[flow/constraint.sdc]
create_clock -name core_clock -period 5.7 [get_ports {clk}]
set_input_delay 1.1400 -clock core_clock [delete_from_list [all_inputs] [get_ports {clk}]]
set_output_delay 1.1400 -clock core_clock [all_outputs]
set_load 0.01 [all_outputs]
[flow/design.v]
`timescale 1ns / 1ns
module mux2_1(in_0,in_1,switch,out);
	input[14:0] in_0,in_1;					
	input 					switch;
	output[14:0] out;					
 	reg [14:0] out;					
	always@(in_0 or in_1 or switch) 
		begin
			case(switch)
				1'b0: out = in_1;
				1'b1: out = in_0;
				default: out= 0;
			endcase
		end
endmodule
`timescale 1ns / 1ns
module mux4_1(in_0,in_1,in_2,in_3,mux_sel,out);
 	input[14:0]		in_0, in_1, in_2, in_3;	
	input[1:0]			mux_sel;
	output[14:0] out;			
	reg[14:0] out;			
	always@(in_0 or in_1 or in_2 or in_3 or mux_sel)
		begin
			case(mux_sel)
			 2'b00 : out = in_0;
			 2'b01 : out = in_1;
			 2'b10 : out = in_2;
			 2'b11 : out = in_3;
			 default: out = 0;
			endcase
		end
endmodule 
`timescale 1ns / 1ns
module f_mux8_4(in0_0, in1_0, in2_0, in3_0, in0_1, in1_1, in2_1, in3_1, switch, out_0, out_1, out_2, out_3);
	input[14:0]		in0_0, in1_0, in2_0, in3_0, in0_1, in1_1, in2_1, in3_1;
	input      		switch;
	output[14:0] out_0, out_1, out_2, out_3;		
	mux2_1 M0(.in_0(in0_0), .in_1(in0_1), .switch(switch), .out(out_0));
	mux2_1 M1(.in_0(in1_0), .in_1(in1_1), .switch(switch), .out(out_1));
	mux2_1 M2(.in_0(in2_0), .in_1(in2_1), .switch(switch), .out(out_2));
	mux2_1 M3(.in_0(in3_0), .in_1(in3_1), .switch(switch), .out(out_3));
endmodule
`timescale 1ns / 1ns
module top_mux(in0_0_0, in0_1_0, in0_2_0, in0_3_0, 					
					  in0_0_1, in0_1_1, in0_2_1, in0_3_1,
 					 in1_0_0, in1_1_0, in1_2_0, in1_3_0, 
					 in1_0_1, in1_1_1, in1_2_1, in1_3_1,
 					 in2_0_0, in2_1_0, in2_2_0, in2_3_0, 
					 in2_0_1, in2_1_1, in2_2_1, in2_3_1,
 					 in3_0_0, in3_1_0, in3_2_0, in3_3_0, 
					 in3_0_1, in3_1_1, in3_2_1, in3_3_1,
					 switch,mux_sel,
					 out0_0, out0_1, out0_2, out0_3,
					 out1_0, out1_1, out1_2, out1_3,
					 out2_0, out2_1, out2_2, out2_3,
					 out3_0, out3_1, out3_2, out3_3);
	input[1:0] mux_sel;
	input switch;
	input[14:0] in0_0_0, in0_1_0, in0_2_0, in0_3_0, 						
					  in0_0_1, in0_1_1, in0_2_1, in0_3_1,		
 					 in1_0_0, in1_1_0, in1_2_0, in1_3_0, 		
					 in1_0_1, in1_1_1, in1_2_1, in1_3_1,		
 					 in2_0_0, in2_1_0, in2_2_0, in2_3_0, 		
					 in2_0_1, in2_1_1, in2_2_1, in2_3_1,		
 					 in3_0_0, in3_1_0, in3_2_0, in3_3_0, 		
					 in3_0_1, in3_1_1, in3_2_1, in3_3_1;		
	output[14:0] 	out0_0, out0_1, out0_2, out0_3,					
					 		out1_0, out1_1, out1_2, out1_3,
					 		out2_0, out2_1, out2_2, out2_3,
							out3_0, out3_1, out3_2, out3_3;
	  wire[14:0] m0_0, m0_1, m0_2, m0_3, 						
 						 m1_0, m1_1, m1_2, m1_3, 	
 						 m2_0, m2_1, m2_2, m2_3,	
 						 m3_0, m3_1, m3_2, m3_3; 	
	f_mux8_4 F0(.in0_0(in0_0_0), .in1_0(in0_1_0), .in2_0(in0_2_0), .in3_0(in0_3_0), .in0_1(in0_0_1), .in1_1(in0_1_1), .in2_1(in0_2_1), .in3_1(in0_3_1), .switch(switch), .out_0(m0_0), .out_1(m0_1), .out_2(m0_2), .out_3(m0_3));
	f_mux8_4 F1(.in0_0(in1_0_0), .in1_0(in1_1_0), .in2_0(in1_2_0), .in3_0(in1_3_0), .in0_1(in1_0_1), .in1_1(in1_1_1), .in2_1(in1_2_1), .in3_1(in1_3_1), .switch(switch), .out_0(m1_0), .out_1(m1_1), .out_2(m1_2), .out_3(m1_3));
	f_mux8_4 F2(.in0_0(in2_0_0), .in1_0(in2_1_0), .in2_0(in2_2_0), .in3_0(in2_3_0), .in0_1(in2_0_1), .in1_1(in2_1_1), .in2_1(in2_2_1), .in3_1(in2_3_1), .switch(switch), .out_0(m2_0), .out_1(m2_1), .out_2(m2_2), .out_3(m2_3));
	f_mux8_4 F3(.in0_0(in3_0_0), .in1_0(in3_1_0), .in2_0(in3_2_0), .in3_0(in3_3_0), .in0_1(in3_0_1), .in1_1(in3_1_1), .in2_1(in3_2_1), .in3_1(in3_3_1), .switch(switch), .out_0(m3_0), .out_1(m3_1), .out_2(m3_2), .out_3(m3_3));
	mux4_1 M0_0(.in_0(m0_0), .in_1(m1_0), .in_2(m2_0), .in_3(m3_0), .mux_sel(mux_sel), .out(out0_0));
	mux4_1 M0_1(.in_0(m0_1), .in_1(m1_1), .in_2(m2_1), .in_3(m3_1), .mux_sel(mux_sel), .out(out0_1));
	mux4_1 M0_2(.in_0(m0_2), .in_1(m1_2), .in_2(m2_2), .in_3(m3_2), .mux_sel(mux_sel), .out(out0_2));
	mux4_1 M0_3(.in_0(m0_3), .in_1(m1_3), .in_2(m2_3), .in_3(m3_3), .mux_sel(mux_sel), .out(out0_3));
	mux4_1 M1_0(.in_0(m1_0), .in_1(m2_0), .in_2(m3_0), .in_3(m0_0), .mux_sel(mux_sel), .out(out1_0));
	mux4_1 M1_1(.in_0(m1_1), .in_1(m2_1), .in_2(m3_1), .in_3(m0_1), .mux_sel(mux_sel), .out(out1_1));
	mux4_1 M1_2(.in_0(m1_2), .in_1(m2_2), .in_2(m3_2), .in_3(m0_2), .mux_sel(mux_sel), .out(out1_2));
	mux4_1 M1_3(.in_0(m1_3), .in_1(m2_3), .in_2(m3_3), .in_3(m0_3), .mux_sel(mux_sel), .out(out1_3));
	mux4_1 M2_0(.in_0(m2_0), .in_1(m3_0), .in_2(m0_0), .in_3(m1_0), .mux_sel(mux_sel), .out(out2_0));
	mux4_1 M2_1(.in_0(m2_1), .in_1(m3_1), .in_2(m0_1), .in_3(m1_1), .mux_sel(mux_sel), .out(out2_1));
	mux4_1 M2_2(.in_0(m2_2), .in_1(m3_2), .in_2(m0_2), .in_3(m1_2), .mux_sel(mux_sel), .out(out2_2));
	mux4_1 M2_3(.in_0(m2_3), .in_1(m3_3), .in_2(m0_3), .in_3(m1_3), .mux_sel(mux_sel), .out(out2_3));
	mux4_1 M3_0(.in_0(m3_0), .in_1(m0_0), .in_2(m1_0), .in_3(m2_0), .mux_sel(mux_sel), .out(out3_0));
	mux4_1 M3_1(.in_0(m3_1), .in_1(m0_1), .in_2(m1_1), .in_3(m2_1), .mux_sel(mux_sel), .out(out3_1));
	mux4_1 M3_2(.in_0(m3_2), .in_1(m0_2), .in_2(m1_2), .in_3(m2_2), .mux_sel(mux_sel), .out(out3_2));
	mux4_1 M3_3(.in_0(m3_3), .in_1(m0_3), .in_2(m1_3), .in_3(m2_3), .mux_sel(mux_sel), .out(out3_3));
endmodule
`timescale 1ns / 1ns
module demux1_4( in, mux_sel, out_0, out_1, out_2, out_3);
	input[14:0] in;
	input [1:0] mux_sel;
	output[14:0]  out_0, out_1, out_2, out_3;
	assign out_0 = in;
	assign out_1 = in;
	assign out_2 = in;
	assign out_3 = in;
endmodule
`timescale 1ns / 1ns
module demux1_8( in, switch , mux_sel, out0_0 , out0_1, out1_0 , out1_1, out2_0 , out2_1, out3_0, out3_1);
	input[14:0] in;
	input switch;
	input [1:0] mux_sel;
	output[14:0] out0_0 , out0_1, out1_0 , out1_1, out2_0 , out2_1, out3_0, out3_1;
	wire [14:0] wire_0, wire_1;
	demux1_4 d0( .in(wire_0), .mux_sel(mux_sel), .out_0(out0_0), .out_1(out1_0), .out_2(out2_0), .out_3(out3_0));
	demux1_4 d1( .in(wire_1), .mux_sel(mux_sel), .out_0(out0_1), .out_1(out1_1), .out_2(out2_1), .out_3(out3_1));
	assign wire_0 = in;
	assign wire_1 = in;
endmodule
`timescale 1ns / 1ns
module weight_table0(clk, rst, in_0, in_1 , in_2, in_3, weight_sum);
	input clk,rst;
	input [7:0] in_0,in_1,in_2,in_3;   
	output [14:0] weight_sum;
	reg[14:0] mult_0,mult_1,mult_2,mult_3;
	reg[14:0] temp_0,temp_1,temp_2,temp_3;
	reg[14:0] weight_sum;
	always@(in_1 or in_2 or in_3 or in_0) 
   begin
	  mult_0 = 15'b0;
	  mult_1 = {in_1,7'b0};
	  mult_2 = 15'b0;
	  mult_3 = 15'b0;
   end
	always@(posedge clk) 
	 begin
	  temp_0 <= mult_0;
	  temp_1 <= mult_1;
	  temp_2 <= mult_2;
	  temp_3 <= mult_3;
	 end
  always@(temp_0 or temp_1	or temp_2	or temp_3	)
	 begin
		weight_sum = temp_0 + temp_1	+ temp_2	+temp_3;
	 end	
endmodule
`timescale 1ns / 1ns
module weight_table1(clk, rst, in_0, in_1 , in_2, in_3, weight_sum);
	input clk,rst;
	input [7:0] in_0,in_1,in_2,in_3;   
	output [14:0] weight_sum;
	reg[14:0] mult_0,mult_1,mult_2,mult_3;
	reg[14:0] temp_0,temp_1,temp_2,temp_3;
	reg[14:0] weight_sum;
	always@(in_1 or in_2 or in_3 or in_0) 
   begin
	  mult_0 = {4'b0,in_0,3'b0} + {7'b0,in_0};
	  mult_1 = {1'b0,in_1,6'b0} + {2'b0,in_1,5'b0} + {4'b0,in_1,3'b0} + {5'b0,in_1,2'b0} + {6'b0,in_1,1'b0} + {7'b0,in_1};
	  mult_2 = {3'b0,in_2,4'b0} + {4'b0,in_2,3'b0} + {5'b0,in_2,2'b0} + {7'b0,in_2};
	  mult_3 = {6'b0,in_3,1'b0} + {7'b0,in_3};
   end
	always@(posedge clk) 
	 begin
	  temp_0 <= mult_0;
	  temp_1 <= mult_1;
	  temp_2 <= mult_2;
	  temp_3 <= mult_3;
	 end
  always@(temp_0 or temp_1	or temp_2	or temp_3	)
	 begin
		weight_sum =  temp_1 - temp_0	+ temp_2	- temp_3;
	 end	
endmodule
`timescale 1ns / 1ns
module weight_table2(clk, rst, in_0, in_1 , in_2, in_3, weight_sum);
	input clk,rst;
	input [7:0] in_0,in_1,in_2,in_3;   
	output [14:0] weight_sum;
	reg[14:0] mult_0,mult_1,mult_2,mult_3;
	reg[14:0] temp_0,temp_1,temp_2,temp_3;
	reg[14:0] weight_sum;
	always@(in_1 or in_2 or in_3 or in_0) 
   begin
	  mult_0 = {4'b0,in_0,3'b0};
	  mult_1 = {1'b0,in_1,6'b0} + {4'b0,in_1,3'b0};
	  mult_2 = {1'b0,in_2,6'b0} + {4'b0,in_2,3'b0};
	  mult_3 = {4'b0,in_3,3'b0};
   end
	always@(posedge clk) 
	 begin
	  temp_0 <= mult_0;
	  temp_1 <= mult_1;
	  temp_2 <= mult_2;
	  temp_3 <= mult_3;
	 end
  always@(temp_0 or temp_1	or temp_2	or temp_3	)
	 begin
		weight_sum = temp_1 - temp_0	+ temp_2	- temp_3;
	 end	
endmodule
`timescale 1ns / 1ns
module weight_table3(clk, rst, in_0, in_1 , in_2, in_3, weight_sum);
	input clk,rst;
	input [7:0] in_0,in_1,in_2,in_3;   
	output [14:0] weight_sum;
	reg[14:0] mult_0,mult_1,mult_2,mult_3;
	reg[14:0] temp_0,temp_1,temp_2,temp_3;
	reg[14:0] weight_sum;
	always@(in_1 or in_2 or in_3 or in_0) 
   begin
	  mult_0 = {6'b0,in_0,1'b0} + {7'b0,in_0};
	  mult_1 = {3'b0,in_1,4'b0} + {4'b0,in_1,3'b0} + {5'b0,in_1,2'b0} + {7'b0,in_1};
	  mult_2 = {1'b0,in_2,6'b0} + {2'b0,in_2,5'b0} + {4'b0,in_2,3'b0} + {5'b0,in_2,2'b0} + {6'b0,in_2,1'b0} + {7'b0,in_2};
	  mult_3 = {4'b0,in_3,3'b0} + {7'b0,in_3};
   end
	always@(posedge clk) 
	 begin
	  temp_0 <= mult_0;
	  temp_1 <= mult_1;
	  temp_2 <= mult_2;
	  temp_3 <= mult_3;
	 end
  always@(temp_0 or temp_1	or temp_2	or temp_3	)
	 begin
		weight_sum = temp_1 - temp_0	+ temp_2	- temp_3;
	 end	
endmodule
`timescale 1ns / 1ns
module y_weight_table0(clk, rst, in_0, in_1 , in_2, in_3, weight_sum);
	input clk,rst;
	input [14:0] in_0,in_1,in_2,in_3;   
	output [7:0] weight_sum;
   reg[14:0] weight_sum_temp;
	reg[21:0] mult_0,mult_1,mult_2,mult_3;
	reg[21:0] temp_0,temp_1,temp_2,temp_3;
	always@(in_1 or in_2 or in_3 or in_0) 
   begin
	  mult_0 = 22'b0;
	  mult_1 = {in_1,7'b0};
	  mult_2 = 22'b0;
	  mult_3 = 22'b0;
   end
	always@(posedge clk) 
	 begin
	  temp_0 <= mult_0;
	  temp_1 <= mult_1;
	  temp_2 <= mult_2;
	  temp_3 <= mult_3;
	 end
  always@(temp_0 or temp_1	or temp_2	or temp_3	)
	 begin
		weight_sum_temp = temp_0[21:7] + temp_1[21:7]	+ temp_2[21:7]	+temp_3[21:7];
	 end	
	assign weight_sum = weight_sum_temp[14:7];
endmodule
`timescale 1ns / 1ns
module y_weight_table1(clk, rst, in_0, in_1 , in_2, in_3, weight_sum);
	input clk,rst;
	input [14:0] in_0,in_1,in_2,in_3;   
	output [7:0] weight_sum;
	reg[21:0] mult_0,mult_1,mult_2,mult_3;
	reg[21:0] temp_0,temp_1,temp_2,temp_3;
	reg[14:0] weight_sum_temp;
	always@(in_1 or in_2 or in_3 or in_0) 
   begin
	  mult_0 = {4'b0,in_0,3'b0} + {7'b0,in_0};
	  mult_1 = {1'b0,in_1,6'b0} + {2'b0,in_1,5'b0} + {4'b0,in_1,3'b0} + {5'b0,in_1,2'b0} + {6'b0,in_1,1'b0} + {7'b0,in_1};
	  mult_2 = {3'b0,in_2,4'b0} + {4'b0,in_2,3'b0} + {5'b0,in_2,2'b0} + {7'b0,in_2};
	  mult_3 = {6'b0,in_3,1'b0} + {7'b0,in_3};
   end
	always@(posedge clk) 
	 begin
	  temp_0 <= mult_0;
	  temp_1 <= mult_1;
	  temp_2 <= mult_2;
	  temp_3 <= mult_3;
	 end
  always@(temp_0 or temp_1	or temp_2	or temp_3	)
	 begin
		weight_sum_temp = temp_1[21:7] - temp_0[21:7]	+ temp_2[21:7]	- temp_3[21:7];
	 end	
  assign weight_sum = weight_sum_temp[14:7];
endmodule
`timescale 1ns / 1ns
module y_weight_table2(clk, rst, in_0, in_1 , in_2, in_3, weight_sum);
	input clk,rst;
	input [14:0] in_0,in_1,in_2,in_3;   
	output [7:0] weight_sum;
	reg[21:0] mult_0,mult_1,mult_2,mult_3;
	reg[21:0] temp_0,temp_1,temp_2,temp_3;
	reg[14:0] weight_sum_temp;
	always@(in_1 or in_2 or in_3 or in_0) 
   begin
	  mult_0 = {4'b0,in_0,3'b0};
	  mult_1 = {1'b0,in_1,6'b0} + {4'b0,in_1,3'b0};
	  mult_2 = {1'b0,in_2,6'b0} + {4'b0,in_2,3'b0};
	  mult_3 = {4'b0,in_3,3'b0};
   end
	always@(posedge clk) 
	 begin
	  temp_0 <= mult_0;
	  temp_1 <= mult_1;
	  temp_2 <= mult_2;
	  temp_3 <= mult_3;
	 end
  always@(temp_0 or temp_1	or temp_2	or temp_3	)
	 begin
		weight_sum_temp = temp_1[21:7] - temp_0[21:7]	+ temp_2[21:7]	- temp_3[21:7];
	 end	
  assign weight_sum = weight_sum_temp[14:7];
endmodule
`timescale 1ns / 1ns
module y_weight_table3(clk, rst, in_0, in_1 , in_2, in_3, weight_sum);
	input clk,rst;
	input [14:0] in_0,in_1,in_2,in_3;   
	output [7:0] weight_sum;
	reg[21:0] mult_0,mult_1,mult_2,mult_3;
	reg[21:0] temp_0,temp_1,temp_2,temp_3;
	reg[14:0] weight_sum_temp;
	always@(in_1 or in_2 or in_3 or in_0) 
   begin
	  mult_0 = {6'b0,in_0,1'b0} + {7'b0,in_0};
	  mult_1 = {3'b0,in_1,4'b0} + {5'b0,in_1,2'b0} + {4'b0,in_1,3'b0} + {7'b0,in_1};
	  mult_2 = {1'b0,in_2,6'b0} + {2'b0,in_2,5'b0} + {4'b0,in_2,3'b0} + {5'b0,in_2,2'b0} + {6'b0,in_2,1'b0} + {7'b0,in_2};
	  mult_3 = {4'b0,in_3,3'b0} + {7'b0,in_3};
   end
	always@(posedge clk) 
	 begin
	  temp_0 <= mult_0;
	  temp_1 <= mult_1;
	  temp_2 <= mult_2;
	  temp_3 <= mult_3;
	 end
  always@(temp_0 or temp_1	or temp_2	or temp_3	)
	 begin
		weight_sum_temp = temp_1[21:7] - temp_0[21:7]	+ temp_2[21:7]	- temp_3[21:7];
	 end	
  assign weight_sum = weight_sum_temp[14:7];
endmodule
`timescale 1ns / 1ns
module input_array(clk, rst, act, in, out_0, out_1, out_2, out_3);
 input clk,rst,act;
 input[7:0] in;
 output [7:0] out_0, out_1, out_2, out_3;
 reg [7:0]input_array_0 [0:3];
 reg [7:0]input_array_1 [0:3];
 reg [7:0]input_array_2 [0:3];
 reg [7:0]input_array_3 [0:3];
 reg [1:0] count;
 reg [7:0] out_0, out_1, out_2, out_3;
 reg enable;
 always@(posedge clk or negedge rst) 
 begin
  if(!rst)
   count <= 2'b00;
 else
   begin
    case(act)
     1'b0:
 			count <= count;
     1'b1: begin
   				  if(count==2'b11)
     					 count<= 2'b00;
    				  else
             count <= count+1; 
          end 
	  endcase
   end
 end
 always@(posedge clk)
  begin
   if(act==0) begin
  					 input_array_3[0] <= input_array_3[0];
 					 input_array_3[3] <= input_array_3[3];
  					 input_array_3[2] <= input_array_3[2];
 					 input_array_3[1] <= input_array_3[1];
  					 input_array_2[0] <= input_array_2[0];
 					 input_array_2[3] <= input_array_2[3];
  					 input_array_2[2] <= input_array_2[2];
 					 input_array_2[1] <= input_array_2[1];
  					 input_array_1[0] <= input_array_1[0];
 					 input_array_1[3] <= input_array_1[3];
  					 input_array_1[2] <= input_array_1[2];
 					 input_array_1[1] <= input_array_1[1];
  					 input_array_0[0] <= input_array_0[0];
 					 input_array_0[3] <= input_array_0[3];
  					 input_array_0[2] <= input_array_0[2];
 					 input_array_0[1] <= input_array_0[1];
          end
  else begin
     case(count)		 
  		  3'b00 : begin 
  					 input_array_0[0] <= in;
 					 input_array_3[3] <= input_array_3[2];
  					 input_array_3[2] <= input_array_3[1];
 					 input_array_3[1] <= input_array_3[0];
           end
   		  3'b01 : begin
	           input_array_1[0] <= in;
 					 input_array_0[3] <= input_array_0[2];
  					 input_array_0[2] <= input_array_0[1];
 					 input_array_0[1] <= input_array_0[0];
           end
    		 3'b10 : begin
             input_array_2[0] <= in;
 					 input_array_1[3] <= input_array_1[2];
  					 input_array_1[2] <= input_array_1[1];
 					 input_array_1[1] <= input_array_1[0];
           end
    	  3'b11 : begin
             input_array_3[0] <= in;
 					 input_array_2[3] <= input_array_2[2];
  					 input_array_2[2] <= input_array_2[1];
 					 input_array_2[1] <= input_array_2[0];
           end
     endcase
    end
   end 
 always @ (count or input_array_0[0] or input_array_0[1] or input_array_0[2] or input_array_0[3]or input_array_1[0] or input_array_1[1] or input_array_1[2] or input_array_1[3]or input_array_2[0] or input_array_2[1] or input_array_2[2] or input_array_2[3]or input_array_3[0] or input_array_3[1] or input_array_3[2] or input_array_3[3])
  begin
   case(count)
    2'b01 : begin
					  out_0 = input_array_0[0];
					  out_1 = input_array_0[1];
					  out_2 = input_array_0[2];
					  out_3 = input_array_0[3];
           end
    2'b10 : begin
					  out_0 = input_array_1[0];
					  out_1 = input_array_1[1];
					  out_2 = input_array_1[2];
					  out_3 = input_array_1[3];
           end
    2'b11 : begin
					  out_0 = input_array_2[0];
					  out_1 = input_array_2[1];
					  out_2 = input_array_2[2];
					  out_3 = input_array_2[3];
           end
    2'b00 : begin
					  out_0 = input_array_3[0];
					  out_1 = input_array_3[1];
					  out_2 = input_array_3[2];
					  out_3 = input_array_3[3];
           end
   endcase
end 
endmodule
`timescale 1ns / 1ns
module bicubic(clk, rst, act, in, out_0, out_1, out_2, out_3);
	input clk,rst,act;
	input [7:0] in;
  wire oooooooooooooooo;
	wire [7:0] in_0,in_1,in_2,in_3;   
	output [7:0] out_0, out_1, out_2, out_3;
	wire [1:0] ooooooooooo;
	wire[14:0] x_weight_sum_0;
	wire[14:0] x_weight_sum_1;
	wire[14:0] x_weight_sum_2;
	wire[14:0] x_weight_sum_3;
	wire[7:0] y_weight_sum_0;	
	wire[7:0] y_weight_sum_1;
	wire[7:0] y_weight_sum_2;
	wire[7:0] y_weight_sum_3;
	 input_array A(.clk(clk), .rst(rst), .act(act), .in(in),
					.out_0(in_3), .out_1(in_2), .out_2(in_1), .out_3(in_0));
	reg[14:0] array0_0 [3:0];
	reg[14:0] array0_1 [3:0];
	reg[14:0] array1_0 [3:0];
	reg[14:0] array1_1 [3:0];
	reg[14:0] array2_0 [3:0];
	reg[14:0] array2_1 [3:0];
	reg[14:0] array3_0 [3:0];
	reg[14:0] array3_1 [3:0];
	reg[1:0] mux_sel;
	reg switch;
	wire[14:0] dm0_0_0, dm0_1_0, dm0_2_0, dm0_3_0, 				
					  dm0_0_1, dm0_1_1, dm0_2_1, dm0_3_1,
 					 dm1_0_0, dm1_1_0, dm1_2_0, dm1_3_0, 
					 dm1_0_1, dm1_1_1, dm1_2_1, dm1_3_1,
 					 dm2_0_0, dm2_1_0, dm2_2_0, dm2_3_0, 
					 dm2_0_1, dm2_1_1, dm2_2_1, dm2_3_1,
 					 dm3_0_0, dm3_1_0, dm3_2_0, dm3_3_0, 
					 dm3_0_1, dm3_1_1, dm3_2_1, dm3_3_1;
  wire[14:0]  array0_0_0, array0_1_0, array0_2_0, array0_3_0, 					
					  array0_0_1, array0_1_1, array0_2_1, array0_3_1,
 					 array1_0_0, array1_1_0, array1_2_0, array1_3_0, 
					 array1_0_1, array1_1_1, array1_2_1, array1_3_1,
 					 array2_0_0, array2_1_0, array2_2_0, array2_3_0, 
					 array2_0_1, array2_1_1, array2_2_1, array2_3_1,
 					 array3_0_0, array3_1_0, array3_2_0, array3_3_0, 
					 array3_0_1, array3_1_1, array3_2_1, array3_3_1;
	wire[14:0]  y_in0_0,y_in0_1,y_in0_2,y_in0_3,				
					  y_in1_0,y_in1_1,y_in1_2,y_in1_3,
					  y_in2_0,y_in2_1,y_in2_2,y_in2_3,
					  y_in3_0,y_in3_1,y_in3_2,y_in3_3;
	assign array0_0_0= array0_0[0];		
	assign array0_1_0= array0_0[1];		
	assign array0_2_0= array0_0[2];		
	assign array0_3_0= array0_0[3];		
	assign array1_0_0= array1_0[0];		
	assign array1_1_0= array1_0[1];		
	assign array1_2_0= array1_0[2];		
	assign array1_3_0= array1_0[3];		
	assign array2_0_0= array2_0[0];		
	assign array2_1_0= array2_0[1];		
	assign array2_2_0= array2_0[2];		
	assign array2_3_0= array2_0[3];		
	assign array3_0_0= array3_0[0];		
	assign array3_1_0= array3_0[1];		
	assign array3_2_0= array3_0[2];		
	assign array3_3_0= array3_0[3];		
	assign array0_0_1= array0_1[0];		
	assign array0_1_1= array0_1[1];		
	assign array0_2_1= array0_1[2];		
	assign array0_3_1= array0_1[3];		
	assign array1_0_1= array1_1[0];		
	assign array1_1_1= array1_1[1];		
	assign array1_2_1= array1_1[2];		
	assign array1_3_1= array1_1[3];		
	assign array2_0_1= array2_1[0];		
	assign array2_1_1= array2_1[1];		
	assign array2_2_1= array2_1[2];		
	assign array2_3_1= array2_1[3];		
	assign array3_0_1= array3_1[0];		
	assign array3_1_1= array3_1[1];		
	assign array3_2_1= array3_1[2];		
	assign array3_3_1= array3_1[3];		
	assign out_0 = y_weight_sum_0;
	assign out_1 = y_weight_sum_1;
	assign out_2 = y_weight_sum_2;
	assign out_3 = y_weight_sum_3;
	weight_table0 x0(.clk(clk), .rst(rst), .in_0(in_0), .in_1(in_1), .in_2(in_2), .in_3(in_3), .weight_sum(x_weight_sum_0));
	weight_table1 x1(.clk(clk), .rst(rst), .in_0(in_0), .in_1(in_1), .in_2(in_2), .in_3(in_3), .weight_sum(x_weight_sum_1));
	weight_table2 x2(.clk(clk), .rst(rst), .in_0(in_0), .in_1(in_1), .in_2(in_2), .in_3(in_3), .weight_sum(x_weight_sum_2));
	weight_table3 x3(.clk(clk), .rst(rst), .in_0(in_0), .in_1(in_1), .in_2(in_2), .in_3(in_3), .weight_sum(x_weight_sum_3));
	demux1_8 dm0( .in(x_weight_sum_0), .switch(switch) , .mux_sel(mux_sel), .out0_0(dm0_0_0) , .out0_1(dm0_0_1), .out1_0(dm0_1_0) , .out1_1(dm0_1_1), .out2_0(dm0_2_0) , .out2_1(dm0_2_1), .out3_0(dm0_3_0), .out3_1(dm0_3_1));
	demux1_8 dm1( .in(x_weight_sum_1), .switch(switch) , .mux_sel(mux_sel), .out0_0(dm1_0_0) , .out0_1(dm1_0_1), .out1_0(dm1_1_0) , .out1_1(dm1_1_1), .out2_0(dm1_2_0) , .out2_1(dm1_2_1), .out3_0(dm1_3_0), .out3_1(dm1_3_1));
	demux1_8 dm2( .in(x_weight_sum_2), .switch(switch) , .mux_sel(mux_sel), .out0_0(dm2_0_0) , .out0_1(dm2_0_1), .out1_0(dm2_1_0) , .out1_1(dm2_1_1), .out2_0(dm2_2_0) , .out2_1(dm2_2_1), .out3_0(dm2_3_0), .out3_1(dm2_3_1));
	demux1_8 dm3( .in(x_weight_sum_3), .switch(switch) , .mux_sel(mux_sel), .out0_0(dm3_0_0) , .out0_1(dm3_0_1), .out1_0(dm3_1_0) , .out1_1(dm3_1_1), .out2_0(dm3_2_0) , .out2_1(dm3_2_1), .out3_0(dm3_3_0), .out3_1(dm3_3_1));
	top_mux top(.in0_0_0(array0_0_0), .in0_1_0(array0_1_0), .in0_2_0(array0_2_0), .in0_3_0(array0_3_0), 					
					  .in0_0_1(array0_0_1), .in0_1_1(array0_1_1), .in0_2_1(array0_2_1), .in0_3_1(array0_3_1),
						.in1_0_0(array1_0_0), .in1_1_0(array1_1_0), .in1_2_0(array1_2_0), .in1_3_0(array1_3_0), 							
						.in1_0_1(array1_0_1), .in1_1_1(array1_1_1), .in1_2_1(array1_2_1), .in1_3_1(array1_3_1),							
						.in2_0_0(array2_0_0), .in2_1_0(array2_1_0), .in2_2_0(array2_2_0), .in2_3_0(array2_3_0), 							
						.in2_0_1(array2_0_1), .in2_1_1(array2_1_1), .in2_2_1(array2_2_1), .in2_3_1(array2_3_1),									
 						.in3_0_0(array3_0_0), .in3_1_0(array3_1_0), .in3_2_0(array3_2_0), .in3_3_0(array3_3_0), 							
						.in3_0_1(array3_0_1), .in3_1_1(array3_1_1), .in3_2_1(array3_2_1), .in3_3_1(array3_3_1),	
						.switch(switch), .mux_sel(mux_sel),					
					 .out0_0(y_in0_0), .out0_1(y_in0_1), .out0_2(y_in0_2), .out0_3(y_in0_3),
					 .out1_0(y_in1_0), .out1_1(y_in1_1), .out1_2(y_in1_2), .out1_3(y_in1_3),
					 .out2_0(y_in2_0), .out2_1(y_in2_1), .out2_2(y_in2_2), .out2_3(y_in2_3),
					 .out3_0(y_in3_0), .out3_1(y_in3_1), .out3_2(y_in3_2), .out3_3(y_in3_3));
	y_weight_table0 y0(.clk(clk), .rst(rst), .in_0(y_in0_0), .in_1(y_in0_1), .in_2(y_in0_2), .in_3(y_in0_3), .weight_sum(y_weight_sum_0));
	y_weight_table1 y1(.clk(clk), .rst(rst), .in_0(y_in1_0), .in_1(y_in1_1), .in_2(y_in1_2), .in_3(y_in1_3), .weight_sum(y_weight_sum_1));
	y_weight_table2 y2(.clk(clk), .rst(rst), .in_0(y_in2_0), .in_1(y_in2_1), .in_2(y_in2_2), .in_3(y_in2_3), .weight_sum(y_weight_sum_2));
	y_weight_table3 y3(.clk(clk), .rst(rst), .in_0(y_in3_0), .in_1(y_in3_1), .in_2(y_in3_2), .in_3(y_in3_3), .weight_sum(y_weight_sum_3));
	always@(posedge clk or negedge rst)
	 begin
		if(!rst)
			mux_sel <=2'b10;
		else begin
		 case(act)
       1'b0: mux_sel <= mux_sel;
       1'b1: begin 
		 				if(mux_sel == 2'b11)
				 			mux_sel <= 2'b00;
						else
				 			mux_sel <= mux_sel +1;
					  end
 		  endcase
      end
	  end
	always@(posedge clk or negedge rst) 
	 begin
		if(!rst)
			switch <= 1;
		else
		 if(mux_sel == 2'b11)
			switch <= !switch;
		 else 
			switch <=switch;
	 end
	always@(posedge clk )
	  begin
			case({switch,mux_sel})
					3'b000: begin  
									array0_0[0] <= dm0_0_0;
									array1_0[0] <= dm1_0_0;
									array2_0[0] <= dm2_0_0;
									array3_0[0] <= dm3_0_0;
								 end
					3'b001: begin  
									array0_0[1] <= dm0_1_0;
									array1_0[1] <= dm1_1_0;
									array2_0[1] <= dm2_1_0;
									array3_0[1] <= dm3_1_0;
								 end
					3'b010: begin  
									array0_0[2] <= dm0_2_0;
									array1_0[2] <= dm1_2_0;
									array2_0[2] <= dm2_2_0;
									array3_0[2] <= dm3_2_0;
								 end
					3'b011: begin  
									array0_0[3] <= dm0_3_0;
									array1_0[3] <= dm1_3_0;
									array2_0[3] <= dm2_3_0;
									array3_0[3] <= dm3_3_0;
								 end
					3'b100: begin  
									array0_1[0] <= dm0_0_1;
									array1_1[0] <= dm1_0_1;
									array2_1[0] <= dm2_0_1;
									array3_1[0] <= dm3_0_1;
								 end
					3'b101: begin  
									array0_1[1] <= dm0_1_1;
									array1_1[1] <= dm1_1_1;
									array2_1[1] <= dm2_1_1;
									array3_1[1] <= dm3_1_1;
								 end
					3'b110: begin  
									array0_1[2] <= dm0_2_1;
									array1_1[2] <= dm1_2_1;
									array2_1[2] <= dm2_2_1;
									array3_1[2] <= dm3_2_1;
								 end
					3'b111: begin  
									array0_1[3] <= dm0_3_1;
									array1_1[3] <= dm1_3_1;
									array2_1[3] <= dm2_3_1;
									array3_1[3] <= dm3_3_1;
								 end
	 			endcase
	  end
endmodule
[flow/config.mk]
export PLATFORM = sky130hd
export DESIGN_NAME = bicubic
export DESIGN_NICKNAME = bicubic
export VERILOG_FILES = /design/flow/design.v
export SDC_FILE = /design/flow/constraint.sdc
export NUM_CORES = 4
export LEC_CHECK = 0
export CAP_MARGIN = 20
export CELL_PAD_IN_SITES_DETAIL_PLACEMENT = 0
export CELL_PAD_IN_SITES_GLOBAL_PLACEMENT = 0
export CORE_ASPECT_RATIO = 0.72
export CORE_MARGIN = 2
export CORE_UTILIZATION = 72
export CTS_CLUSTER_SIZE = 31
export MAX_ROUTING_LAYER = met4
export PLACE_DENSITY_LB_ADDON = 0.0
export SETUP_SLACK_MARGIN = 1.62
export SLEW_MARGIN = 20
export TNS_END_PERCENT = 15
[flow/run.sh]
#!/bin/bash
# the make line also repeats each setting of config.mk as NAME=value (left out here)
make -C /OpenROAD-flow-scripts/flow DESIGN_CONFIG=/design/flow/config.mk WORK_HOME=/design/flow/orfs CLKGATE_MAP_FILE= finish
==> results of run 1 <==
area by class of cell:
class	instances	area (um^2)
flip-flops and latches	828	21900
inverters	620	2370
multi-input cells	2854	28600
fillers	3043	8200
repair buffers	482	4520
clock buffers	103	2120
clock inverters	41	450
diodes	7	17.5
well taps	924	1160
metrics by stage:
step	setup WS, ns	hold slack, ns	cells	utilization	TNS (ns)
after global routing	-0.217	0.453	5856	0.882	-1.47
after detailed placement	-0.0175	0.433	5507	0.778	-0.0175
after global placement	0.136	0.423	5507	0.778	0
final	-0.129	0.446	5859	0.882	-0.495
after CTS	0.160	0.447	5800	0.852	0
after floorplan	-0.521	0.420	4426	-	-2.88
metal layers:
metal	wire length, um	track usage
met1	61300	0.610
met2	69900	0.597
met3	23700	0.119
met4	8150	0.145
met5	0	-
timing repair:
| item | in CTS | in global routing |
|---|---|---|
| resized | 366 | 367 |
| pin swaps | 158 | 207 |
| endpoints found under the setup margin | 281 | 334 |
| cloned | 11 | 1 |
| setup buffers | 138 | 51 |
==> flow_metrics.env, run 1 <==
# source this file to load flow results
export IMPL_so_violations="setup timing"
export IMPL_number_of_antenna_violations_at_the_first_check_in_global_routing=5
export IMPL_max_clock_path_buffers=3
export IMPL_min_path_type="reg2reg"
export IMPL_synth_cells_yosys=4426
export IMPL_synth_top_cells_by_area="edfxtp_1 (31%), fa_1 (12%), dfxtp_1 (12%)"
export IMPL_rsz0062_at_grt="yes"
export IMPL_simple_gate_share_of_the_synthesized_area=0.0716
export IMPL_most_common_cell_in_the_netlist="inv_1"
export IMPL_yosys_mux_area_fraction=0.0509
export IMPL_area_fraction_in_compound_gates=0.109
export IMPL_critPathArrivalTime_ns=6.39
export IMPL_critPathCapture="y1.temp_1[16]$_DFF_P_"
export IMPL_cp_data_required_time_ns=6.26
export IMPL_synth_cell_type_count=82
export IMPL_synthesis_yosys_warnings=24
export IMPL_edf_count=528
export IMPL_type_of_element_capturing_the_critical_path="flop"
export IMPL_worst_setup_path_type="reg2reg"
export IMPL_place_hpwl_um=104000
export IMPL_reg2regPathDepth=23
export IMPL_dominant_register_cell="edfxtp_1"
export IMPL_htree_levels=3
export IMPL_grt_pass1_vias=37200
export IMPL_timing_hold_violations_final=0
export IMPL_synthTopCellsByCount="inv_1 (618), edfxtp_1 (528), ha_1 (439)"
export IMPL_finClkSkew_ns=0.0395
export IMPL_log_warning_count=62
export IMPL_grt_max_degree=84
export IMPL_cts_tree="yes"
export IMPL_wp_buf_inv=8
export IMPL_die_y_um=228
export IMPL_effective_utilization_at_floorplan=0.726
export IMPL_post_synth_top_area_fraction=0.315
export IMPL_rr_startpoint="switch$_DFFE_PN1N_"
export IMPL_netlist_area_pre_place_mm2=0.0504
export IMPL_syn_inst=4426
export IMPL_vias=38700
export IMPL_mappedNetlistNets=5178
export IMPL_worst_slack_ns=-0.129
export IMPL_timing_critical_path_from="switch$_DFFE_PN1N_"
export IMPL_post_dp_cell_area_mm2=0.0540
export IMPL_clkSinkCount=828
export IMPL_detail_route_first_pass_iterations=10
export IMPL_placeableCoreArea_mm2=0.0694
export IMPL_design_portCount=43
export IMPL_min_delay_worst_endpoint="A.input_array_0[2][4]$_DFFE_PP_"
export IMPL_synth_adder_area_share=0.229
export IMPL_detailedRoute_firstIterationViolations=6202
export IMPL_worstPathMaxFanout=6
export IMPL_post_synth_top_area_cell="edfxtp_1"
export IMPL_post_synth_xor_area_fraction=0.0483
export IMPL_crit_path_max_incr_delay_ns=0.68
export IMPL_relSlewSlack=0.204
export IMPL_global_route_wire_length_before_repair_um=225000
export IMPL_post_route_min_period_ns=5.83
export IMPL_worst_slew_pin_slew_ns=1.19
export IMPL_syn_to_final_growth_pct=21.4
export IMPL_gp_congestion=0.967
export IMPL_drc=0
export IMPL_overflow=0
export IMPL_timing_critical_path_max_delay_family="adder cells"
export IMPL_critPathLaunchType="flop"
export IMPL_postSynthAreaPerCell_um2=11.4
export IMPL_final_cell_area_mm2=0.0612
export IMPL_final_nets=5616
export IMPL_setup_viol=8
export IMPL_numCtsBuffers=78
export IMPL_die_width_um=316
export IMPL_timing_max_transition_violations_final=0
export IMPL_post_drt_wl_per_cell_um=27.8
export IMPL_r2r_slack_ns=-0.13
export IMPL_worst_hold_startpoint="A.input_array_0[1][4]$_DFFE_PP_"
export IMPL_cp_slowest_cell="dfstp_4"
export IMPL_min_path_cells=0
export IMPL_placement_rows=82
export IMPL_fmaxAchievable_mhz=172
export IMPL_post_cts_hold_buffers=0
export IMPL_synthTopLogicFamily="adder cells"
export IMPL_route_detailed_vias_per_inst=6.61
export IMPL_synth_chip_area_mm2=0.0504
export IMPL_gr_usage_all_layers=0.429
export IMPL_cts_clk_slew_worst_paths_ns=0.06
export IMPL_synth_seq_share=0.435
export IMPL_run_status="failed layout checks"
export IMPL_placement_io_buffers=42
export IMPL_final_period_utilization=1.02
export IMPL_worstSetupPathDepth=23
export IMPL_final_antenna_net_count=0
export IMPL_finalWirelength_um=163000
export IMPL_cts_root_buffer_cell="clkbuf_16"
export IMPL_yosys_register_bits=828
export IMPL_cp_cell_sequence="buf_6 > buf_6 > buf_16 > buf_4 > mux2_4 > a22oi_1 > o21a_1 > inv_1 > fa_1 > fa_1 > inv_1 > fa_1 > inv_1 > ha_4 > a21oi_4 > nor2b_4 > a41oi_2 > a211oi_2 > buf_4 > o21a_1 > o21a_1 > nor2_2 > xnor2_1"
export IMPL_synth_async_reset_ratio=0.00604
export IMPL_reg2reg_to="y1.temp_1[16]$_DFF_P_"
export IMPL_worst_skew_pair_late_latency_ns=0.68
export IMPL_floorplan_die_area_mm2=0.0721
export IMPL_max_cap_violations=0
==> inputs of run 2 (changes only) <==
ABC_AREA = 0   (was default)
CELL_PAD_IN_SITES_DETAIL_PLACEMENT = default   (was 0)
CELL_PAD_IN_SITES_GLOBAL_PLACEMENT = default   (was 0)
CORE_ASPECT_RATIO = default   (was 0.72)
CORE_MARGIN = 4   (was 2)
CORE_UTILIZATION = 46   (was 72)
CTS_CLUSTER_SIZE = default   (was 31)
GPL_TIMING_DRIVEN = 0   (was default)
MAX_ROUTING_LAYER = default   (was met4)
PLACE_DENSITY_LB_ADDON = 0.06   (was 0.0)
SETUP_SLACK_MARGIN = -0.7   (was 1.62)
SLEW_MARGIN = 0   (was 20)
TNS_END_PERCENT = 85   (was 15)
clock period = 8.57 ns   (was 5.7 ns; I/O delays follow)
==> flow_metrics.env, run 2 <==
# source this file to load flow results
export IMPL_run_status="failed layout checks"
export IMPL_so_violations="setup timing"
export IMPL_wp_buf_inv=10
export IMPL_grt_pass1_vias=33700
export IMPL_finalWirelength_um=146000
export IMPL_post_synth_top_area_fraction=0.315
export IMPL_fmaxAchievable_mhz=113
export IMPL_drc=0
export IMPL_vias=33500
export IMPL_worst_slack_ns=-0.290
export IMPL_global_route_wire_length_before_repair_um=218000
export IMPL_netlist_area_pre_place_mm2=0.0504
export IMPL_timing_critical_path_max_delay_family="buffers and inverters"
export IMPL_numCtsBuffers=93
export IMPL_worst_hold_startpoint="A.input_array_1[2][6]$_DFFE_PP_"
export IMPL_min_path_type="reg2reg"
export IMPL_post_drt_wl_per_cell_um=24.0
export IMPL_yosys_mux_area_fraction=0.0509
export IMPL_synth_cell_type_count=82
export IMPL_effective_utilization_at_floorplan=0.463
export IMPL_crit_top_cell="inv_1"
export IMPL_reg2reg_to="y3.temp_2[21]$_DFF_P_"
export IMPL_min_delay_worst_endpoint="A.input_array_1[3][6]$_DFFE_PP_"
export IMPL_synth_top_cells_by_area="edfxtp_1 (31%), fa_1 (12%), dfxtp_1 (12%)"
export IMPL_simple_gate_share_of_the_synthesized_area=0.0716
export IMPL_die_width_um=339
export IMPL_timing_hold_violations_final=0
export IMPL_syn_inst=4426
export IMPL_dominant_register_cell="edfxtp_1"
export IMPL_gp_congestion=0.989
export IMPL_cp_slowest_cell="buf_1"
export IMPL_gr_usage_all_layers=0.254
export IMPL_die_y_um=339
export IMPL_max_cap_violations=0
export IMPL_place_hpwl_um=116000
export IMPL_worst_skew_pair_late_latency_ns=0.69
export IMPL_synthTopCellsByCount="inv_1 (618), edfxtp_1 (528), ha_1 (439)"
export IMPL_critPathLaunchType="flop"
export IMPL_min_path_cells=0
export IMPL_post_route_min_period_ns=8.86
export IMPL_critPathArrivalTime_ns=9.45
export IMPL_synthesis_yosys_warnings=24
export IMPL_mappedNetlistNets=5178
export IMPL_setup_viol=7
export IMPL_area_fraction_in_compound_gates=0.109
export IMPL_number_of_antenna_violations_at_the_first_check_in_global_routing=0
export IMPL_worst_slew_pin_slew_ns=1.23
export IMPL_cts_root_buffer_cell="clkbuf_16"
export IMPL_place_worst_setup_slack_ns=-1.77
export IMPL_synth_cells_yosys=4426
export IMPL_synth_async_reset_ratio=0.00604
export IMPL_overflow=0
export IMPL_grt_max_degree=51
export IMPL_synthTopLogicFamily="adder cells"
export IMPL_syn_to_final_growth_pct=11.5
export IMPL_critPathCapture="y3.temp_2[21]$_DFF_P_"
export IMPL_final_period_utilization=1.03
export IMPL_max_clock_path_buffers=3
export IMPL_place_inst=5906
export IMPL_log_warning_count=58
export IMPL_route_detailed_vias_per_inst=5.51
export IMPL_post_synth_xor_area_fraction=0.0483
export IMPL_synth_chip_area_mm2=0.0504
export IMPL_edf_count=528
export IMPL_final_nets=5340
export IMPL_final_antenna_net_count=0
export IMPL_worstPathMaxFanout=19
export IMPL_detail_route_first_pass_iterations=7
export IMPL_type_of_element_capturing_the_critical_path="flop"
export IMPL_finClkSkew_ns=0.0309
export IMPL_rr_startpoint="mux_sel[0]$_DFFE_PN0P_"
export IMPL_placement_io_buffers=42
export IMPL_worstSetupPathDepth=26
export IMPL_cts_tree="yes"
export IMPL_synth_seq_share=0.435
export IMPL_post_synth_top_area_cell="edfxtp_1"
export IMPL_placeableCoreArea_mm2=0.109
export IMPL_reg2regPathDepth=26
export IMPL_design_portCount=43
export IMPL_fin_hold_ws_ns=0.440
export IMPL_worst_setup_path_type="reg2reg"
export IMPL_htree_levels=3
export IMPL_postSynthAreaPerCell_um2=11.4
export IMPL_placement_rows=121
export IMPL_cp_data_required_time_ns=9.16
export IMPL_synth_adder_area_share=0.229
export IMPL_cts_clk_slew_worst_paths_ns=0.06
export IMPL_most_common_cell_in_the_netlist="inv_1"
export IMPL_timing_critical_path_from="mux_sel[0]$_DFFE_PN0P_"
export IMPL_yosys_register_bits=828
export IMPL_clkSinkCount=828
export IMPL_r2r_slack_ns=-0.29
export IMPL_detailedRoute_firstIterationViolations=2805
export IMPL_crit_path_max_incr_delay_ns=0.76
export IMPL_relSlewSlack=0.183
export IMPL_timing_max_transition_violations_final=0
export IMPL_instances_no_fill=6083
export IMPL_floorplan_die_area_mm2=0.115
## run 2: through the flow
step	utilization	setup TNS, ns	instance area (um^2)
after CTS	0.516	-3.68	56100
final	0.516	-1.13	56200
after detailed placement	0.487	-29.78	53000
after global placement	0.483	-39.02	52600
after floorplan	-	0	50400
after global routing	0.516	-6.60	56200
## run 2: repair_timing
action / 4_1_cts / 5_1_grt
hold buffers: 0 / 0
buffers inserted: 0 / 2
pin swaps: 0 / 1
endpoints found under the setup margin: 21 / 7
gates resized: 9 / 2
## run 2: routing by layer
layer	track usage	part of all wire	vias to the layer above
li1	-	-	15700
met1	0.340	0.43	16500
met2	0.419	0.47	1004
met3	0.0287	0.053	249
met4	0.112	0.050	0
met5	0	0	-
## run 2: area by class of cell
type,instances,area [um^2]
clock inverters,61,641
fillers,9778,52700
plain buffers,120,531
repair buffers,71,802
inverters,620,2330
well taps,1414,1770
flip-flops and latches,828,21900
diodes,1,2.50
multi-input cells,2854,25700
clock buffers,114,2510
==> inputs of run 3 (changes only) <==
ABC_AREA = default   (was 0)
CORE_MARGIN = 2   (was 4)
CORE_UTILIZATION = 72   (was 46)
GPL_TIMING_DRIVEN = default   (was 0)
PLACE_DENSITY_LB_ADDON = default   (was 0.06)
SETUP_SLACK_MARGIN = default   (was -0.7)
SLEW_MARGIN = 20   (was 0)
TNS_END_PERCENT = default   (was 85)
clock period = 4.53 ns   (was 8.57 ns; I/O delays follow)
==> flow_metrics.env, run 3 <==
# physical design summary
export IMPL_run_status="did not finish"
export IMPL_last_stage_reached="5_1_grt"
export IMPL_synth_seq_share=0.435
export IMPL_dominant_register_cell="edfxtp_1"
export IMPL_edf_count=528
export IMPL_place_worst_setup_slack_ns=-1.14
export IMPL_max_clock_path_buffers=3
export IMPL_syn_inst=4426
export IMPL_mappedNetlistNets=5178
export IMPL_post_synth_xor_area_fraction=0.0483
export IMPL_synth_top_cells_by_area="edfxtp_1 (31%), fa_1 (12%), dfxtp_1 (12%)"
export IMPL_simple_gate_share_of_the_synthesized_area=0.0716
export IMPL_die_width_um=268
export IMPL_floorplan_die_area_mm2=0.0721
export IMPL_htree_levels=3
export IMPL_synthesis_yosys_warnings=24
export IMPL_design_portCount=43
export IMPL_synth_cells_yosys=4426
export IMPL_place_inst=5974
export IMPL_post_synth_top_area_fraction=0.315
export IMPL_effective_utilization_at_floorplan=0.731
export IMPL_placement_rows=96
export IMPL_post_synth_top_area_cell="edfxtp_1"
export IMPL_gp_congestion=0.960
export IMPL_placeableCoreArea_mm2=0.0689
export IMPL_numCtsBuffers=85
export IMPL_synth_cell_type_count=82
export IMPL_synth_chip_area_mm2=0.0504
export IMPL_place_hpwl_um=104000
export IMPL_yosys_mux_area_fraction=0.0509
export IMPL_most_common_cell_in_the_netlist="inv_1"
export IMPL_post_dp_cell_area_mm2=0.0573
export IMPL_placement_io_buffers=42
export IMPL_netlist_area_pre_place_mm2=0.0504
export IMPL_synth_adder_area_share=0.229
export IMPL_synthTopCellsByCount="inv_1 (618), edfxtp_1 (528), ha_1 (439)"
export IMPL_clkSinkCount=828
export IMPL_die_y_um=268
export IMPL_synth_async_reset_ratio=0.00604
export IMPL_area_fraction_in_compound_gates=0.109
export IMPL_yosys_register_bits=828
export IMPL_synthTopLogicFamily="adder cells"
export IMPL_cts_root_buffer_cell="clkbuf_16"
export IMPL_postSynthAreaPerCell_um2=11.4
==> run 3: timing repair <==
action | in CTS
gates cloned | 7
hold endpoints to repair | 0
pin swaps | 154
buffers inserted | 105
hold buffers | 0
gates resized | 474
endpoints found under the setup margin | 181
==> run 3: stage by stage <==
| stage | hold WS [ns] | util |
|---|---|---|
| after CTS | 0.414 | 0.911 |
| after floorplan | 0.420 | - |
| after global placement | 0.427 | 0.831 |
| after detailed placement | 0.432 | 0.831 |
==> inputs of run 4 (changes only) <==
CELL_PAD_IN_SITES_DETAIL_PLACEMENT = 0   (was default)
CELL_PAD_IN_SITES_GLOBAL_PLACEMENT = 0   (was default)
CORE_ASPECT_RATIO = 0.72   (was default)
CORE_UTILIZATION = 63   (was 72)
CTS_CLUSTER_SIZE = 80   (was default)
MAX_ROUTING_LAYER = met4   (was default)
SETUP_SLACK_MARGIN = 2.41   (was default)
TNS_END_PERCENT = 15   (was default)
clock period = 8.27 ns   (was 4.53 ns; I/O delays follow)
==> flow_metrics.env, run 4 <==
# source this file to load flow results
export IMPL_synth_async_reset_ratio=0.00604
export IMPL_reg2regPathDepth=20
export IMPL_yosys_mux_area_fraction=0.0509
export IMPL_synth_seq_share=0.435
export IMPL_min_path_cells=0
export IMPL_synthesis_yosys_warnings=24
export IMPL_timing_critical_path_max_delay_family="AND-OR/OR-AND gates"
export IMPL_gp_congestion=0.940
export IMPL_edf_count=528
export IMPL_die_y_um=244
export IMPL_gr_usage_all_layers=0.341
export IMPL_area_fraction_in_compound_gates=0.109
export IMPL_placement_io_buffers=42
export IMPL_post_synth_xor_area_fraction=0.0483
export IMPL_log_warning_count=63
export IMPL_effective_utilization_at_floorplan=0.640
export IMPL_relSlewSlack=0.191
export IMPL_timing_max_transition_violations_final=0
export IMPL_run_status="timing/DRC/antenna clean"
export IMPL_synthTopCellsByCount="inv_1 (618), edfxtp_1 (528), ha_1 (439)"
export IMPL_global_route_wire_length_before_repair_um=202000
export IMPL_most_common_cell_in_the_netlist="inv_1"
export IMPL_numCtsBuffers=83
export IMPL_synth_chip_area_mm2=0.0504
export IMPL_rsz0062_at_grt="yes"
export IMPL_synth_cells_yosys=4426
export IMPL_floorplan_die_area_mm2=0.0823
export IMPL_critPathLaunchType="flop"
export IMPL_synth_cell_type_count=82
export IMPL_reg2reg_to="y1.temp_1[21]$_DFF_P_"
export IMPL_worst_skew_pair_late_latency_ns=0.66
export IMPL_critPathCapture="out_2[7]"
export IMPL_yosys_register_bits=828
export IMPL_finalWirelength_um=135000
export IMPL_rr_startpoint="switch$_DFFE_PN1N_"
export IMPL_final_nets=5320
export IMPL_post_cts_hold_buffers=0
export IMPL_cp_cell_sequence="inv_2 > fa_1 > inv_1 > fa_1 > inv_1 > ha_1 > and3b_1 > o21a_1 > o21a_1 > o21ai_2 > a21oi_2 > nor3_2 > nor3_2 > buf_4 > a41o_1 > o41ai_2 > xnor2_1 > buf_2"
export IMPL_synthTopLogicFamily="adder cells"
export IMPL_max_cap_violations=0
export IMPL_timing_critical_path_from="y2.temp_3[7]$_DFF_P_"
export IMPL_r2r_slack_ns=2.41
export IMPL_cp_data_required_time_ns=6.62
export IMPL_detail_route_first_pass_iterations=9
export IMPL_route_detailed_vias_per_inst=5.99
export IMPL_cts_root_buffer_cell="clkbuf_16"
export IMPL_post_synth_top_area_fraction=0.315
export IMPL_max_clock_path_buffers=3
export IMPL_grt_pass1_vias=32500
export IMPL_place_hpwl_um=101000
export IMPL_mappedNetlistNets=5178
export IMPL_dominant_register_cell="edfxtp_1"
export IMPL_critPathArrivalTime_ns=4.39
export IMPL_synth_top_cells_by_area="edfxtp_1 (31%), fa_1 (12%), dfxtp_1 (12%)"
export IMPL_wp_buf_inv=5
export IMPL_min_delay_worst_endpoint="A.input_array_0[3][1]$_DFFE_PP_"
export IMPL_post_drt_wl_per_cell_um=23.7
export IMPL_cts_tree="yes"
export IMPL_clkSinkCount=828
export IMPL_worst_slew_pin_slew_ns=1.21
export IMPL_finClkSkew_ns=0.0291
export IMPL_design_portCount=43
export IMPL_type_of_element_capturing_the_critical_path="output pin"
export IMPL_fmaxAchievable_mhz=166
export IMPL_timing_hold_violations_final=0
export IMPL_worst_hold_startpoint="A.input_array_0[2][1]$_DFFE_PP_"
export IMPL_syn_inst=4426
export IMPL_worst_setup_path_type="reg2out"
export IMPL_overflow=0
export IMPL_final_period_utilization=0.730
export IMPL_placement_rows=87
export IMPL_worstPathMaxFanout=4
export IMPL_die_width_um=337
export IMPL_grt_max_degree=56
export IMPL_worstSetupPathDepth=18
export IMPL_setup_viol=0
export IMPL_post_route_min_period_ns=6.04
export IMPL_post_synth_top_area_cell="edfxtp_1"
export IMPL_synth_adder_area_share=0.229
export IMPL_simple_gate_share_of_the_synthesized_area=0.0716
export IMPL_placeableCoreArea_mm2=0.0787
export IMPL_cts_clk_slew_worst_paths_ns=0.06
export IMPL_netlist_area_pre_place_mm2=0.0504
export IMPL_cp_slowest_cell="fa_1"
export IMPL_syn_to_final_growth_pct=11.4
export IMPL_min_path_type="reg2reg"
export IMPL_drc=0
export IMPL_setup_total_negative_slack_ns=0
export IMPL_vias=34200
export IMPL_crit_path_max_incr_delay_ns=0.53
export IMPL_postSynthAreaPerCell_um2=11.4
export IMPL_final_antenna_net_count=0
export IMPL_number_of_antenna_violations_at_the_first_check_in_global_routing=4
export IMPL_detailedRoute_firstIterationViolations=4366
export IMPL_htree_levels=3
## run 4: timing repair
item / 4_1_cts / 5_1_grt
setup endpoints to repair: 58 / 60
setup buffers: 17 / 55
cloned: 0 / 3
gates resized: 74 / 91
pin swaps: 16 / 16
## run 4: cell type report
| cell class | count | area, um^2 |
|---|---|---|
| sequential | 828 | 21900 |
| multi-input combinational | 2854 | 26200 |
| inverter | 620 | 2350 |
| clock buffer | 106 | 2210 |
| clock inverter | 47 | 474 |
| antenna | 5 | 12.5 |
| fill | 5693 | 22600 |
| timing repair buffer | 181 | 1680 |
| tap | 1068 | 1340 |
## run 4: layer usage
metal | share of wire | track usage
met1 | 0.47 | 0.533
met2 | 0.40 | 0.451
met3 | 0.11 | 0.0817
met4 | 0.019 | 0.0647
met5 | 0 | -
## run 4: per-stage QoR
| stage | hold slack (ns) | instance area, um^2 | worst slack (ns) | cells | utilization |
|---|---|---|---|---|---|
| 3_5_place_dp | 0.429 | 52300 | 1.70 | 5476 | 0.664 |
| 4_1_cts | 0.443 | 55300 | 2.20 | 5646 | 0.703 |
| 6_report | 0.442 | 56100 | 2.23 | 5709 | 0.713 |
| 5_1_grt | 0.455 | 56100 | 2.06 | 5708 | 0.713 |
| 2_1_floorplan | 0.420 | 50600 | 2.05 | 4426 | - |
| 3_3_place_gp | 0.424 | 52300 | 1.77 | 5476 | 0.664 |
==> inputs of run 5 (changes only) <==
CAP_MARGIN = 10   (was 20)
CELL_PAD_IN_SITES_DETAIL_PLACEMENT = default   (was 0)
CELL_PAD_IN_SITES_GLOBAL_PLACEMENT = default   (was 0)
CORE_ASPECT_RATIO = default   (was 0.72)
CORE_UTILIZATION = 72   (was 63)
CTS_CLUSTER_SIZE = 50   (was 80)
MAX_ROUTING_LAYER = default   (was met4)
SETUP_SLACK_MARGIN = default   (was 2.41)
TNS_END_PERCENT = default   (was 15)
clock period = 6.45 ns   (was 8.27 ns; I/O delays follow)
==> flow_metrics.env, run 5 <==
# source this file to load flow results
export IMPL_min_path_cells=0
export IMPL_crit_path_max_incr_delay_ns=0.60
export IMPL_setup_viol=0
export IMPL_simple_gate_share_of_the_synthesized_area=0.0716
export IMPL_final_period_utilization=0.973
export IMPL_rr_startpoint="mux_sel[0]$_DFFE_PN0P_"
export IMPL_min_delay_worst_endpoint="A.input_array_3[3][2]$_DFFE_PP_"
export IMPL_detail_route_first_pass_iterations=9
export IMPL_effective_utilization_at_floorplan=0.731
export IMPL_reg2regPathDepth=21
export IMPL_die_y_um=268
export IMPL_clkSinkCount=828
export IMPL_cp_slowest_cell="clkdlybuf4s50_1"
export IMPL_global_route_wire_length_before_repair_um=192000
export IMPL_synthTopCellsByCount="inv_1 (618), edfxtp_1 (528), ha_1 (439)"
export IMPL_post_synth_top_area_fraction=0.315
export IMPL_syn_inst=4426
export IMPL_edf_count=528
export IMPL_synth_top_cells_by_area="edfxtp_1 (31%), fa_1 (12%), dfxtp_1 (12%)"
export IMPL_cts_tree="yes"
export IMPL_synth_adder_area_share=0.229
export IMPL_timing_max_transition_violations_final=0
export IMPL_final_nets=5293
export IMPL_yosys_register_bits=828
export IMPL_worst_skew_pair_late_latency_ns=0.69
export IMPL_timing_critical_path_from="y2.temp_3[7]$_DFF_P_"
export IMPL_setup_total_negative_slack_ns=0
export IMPL_worst_hold_startpoint="A.input_array_3[2][2]$_DFFE_PP_"
export IMPL_cp_cell_sequence="inv_1 > fa_1 > fa_1 > ha_1 > and3b_1 > o21a_1 > o21a_1 > o21ai_0 > a21oi_1 > nor3_1 > nor3_2 > a41o_1 > o22a_1 > xor2_1 > clkdlybuf4s50_1"
export IMPL_postSynthAreaPerCell_um2=11.4
export IMPL_synthTopLogicFamily="adder cells"
export IMPL_place_hpwl_um=95000
export IMPL_post_synth_top_area_cell="edfxtp_1"
export IMPL_type_of_element_capturing_the_critical_path="output pin"
export IMPL_run_status="timing/DRC/antenna clean"
export IMPL_mappedNetlistNets=5178
export IMPL_number_of_antenna_violations_at_the_first_check_in_global_routing=0
export IMPL_post_route_min_period_ns=6.27
export IMPL_timing_critical_path_max_delay_family="AND-OR/OR-AND gates"
export IMPL_finClkSkew_ns=0.0637
export IMPL_placement_io_buffers=42
export IMPL_place_worst_setup_slack_ns=0.0911
export IMPL_worstPathMaxFanout=4
export IMPL_worst_setup_path_type="reg2out"
export IMPL_max_clock_path_buffers=3
export IMPL_drc=0
export IMPL_gr_usage_all_layers=0.357
export IMPL_synth_chip_area_mm2=0.0504
export IMPL_numCtsBuffers=86
export IMPL_reg2reg_to="y1.temp_1[21]$_DFF_P_"
export IMPL_post_dp_cell_area_mm2=0.0524
export IMPL_synth_cell_type_count=82
export IMPL_grt_pass1_vias=33600
export IMPL_synth_async_reset_ratio=0.00604
export IMPL_cp_data_required_time_ns=5.16
export IMPL_vias=33800
export IMPL_worstSetupPathDepth=15
export IMPL_placeableCoreArea_mm2=0.0689
export IMPL_critPathLaunchType="flop"
export IMPL_log_warning_count=62
export IMPL_dominant_register_cell="edfxtp_1"
export IMPL_n_antenna_cell=0
export IMPL_cts_clk_slew_worst_paths_ns=0.06
export IMPL_final_cell_area_mm2=0.0556
export IMPL_fmaxAchievable_mhz=159
export IMPL_final_antenna_net_count=0
export IMPL_synth_seq_share=0.435
export IMPL_cts_root_buffer_cell="clkbuf_16"
export IMPL_wp_buf_inv=2
export IMPL_finalWirelength_um=127000
export IMPL_critPathCapture="out_2[6]"
export IMPL_critPathArrivalTime_ns=4.98
export IMPL_max_cap_violations=0
export IMPL_placement_rows=96
export IMPL_timing_hold_violations_final=0
export IMPL_syn_to_final_growth_pct=10.4
export IMPL_htree_levels=3
export IMPL_post_drt_wl_per_cell_um=22.9
export IMPL_die_width_um=268
export IMPL_netlist_area_pre_place_mm2=0.0504
export IMPL_relSlewSlack=0.163
export IMPL_synth_cells_yosys=4426
export IMPL_yosys_mux_area_fraction=0.0509
export IMPL_min_path_type="reg2reg"
export IMPL_r2r_slack_ns=0.35
export IMPL_detailedRoute_firstIterationViolations=3134
export IMPL_worst_slew_pin_slew_ns=1.26
export IMPL_post_cts_hold_buffers=0
export IMPL_route_detailed_vias_per_inst=6.09
export IMPL_gp_congestion=0.934
export IMPL_floorplan_die_area_mm2=0.0721
export IMPL_overflow=0
export IMPL_most_common_cell_in_the_netlist="inv_1"
export IMPL_area_fraction_in_compound_gates=0.109
export IMPL_grt_max_degree=125
export IMPL_synthesis_yosys_warnings=24
export IMPL_worst_slack_ns=0.176
export IMPL_post_synth_xor_area_fraction=0.0483
export IMPL_design_portCount=43
-- run 5: area by class of cell --
type | count | area, um^2
Multi-Input combinational cell | 2854 | 25800
Clock buffer | 113 | 2370
Inverter | 620 | 2330
Tap cell | 931 | 1160
Timing Repair Buffer | 151 | 1360
Sequential cell | 828 | 21900
Fill cell | 4227 | 13400
Clock inverter | 49 | 698
-- run 5: stage by stage --
step	utilization	hold WS [ns]	cells
final	0.806	0.444	5546
after global routing	0.806	0.451	5546
after CTS	0.805	0.443	5540
after detailed placement	0.760	0.429	5378
after global placement	0.760	0.423	5378
after floorplan	-	0.420	4426
-- run 5: repair_timing --
| item | 4_1_cts | 5_1_grt |
|---|---|---|
| buffers inserted | 0 | 6 |
| gates resized | 0 | 7 |
| setup endpoints to repair | 0 | 19 |
-- run 5: routing by layer --
| metal | global-route usage | share of wire |
|---|---|---|
| met4 | 0.180 | 0.059 |
| met5 | 0 | 0 |
| met2 | 0.591 | 0.47 |
| met3 | 0.0557 | 0.081 |
| met1 | 0.460 | 0.39 |
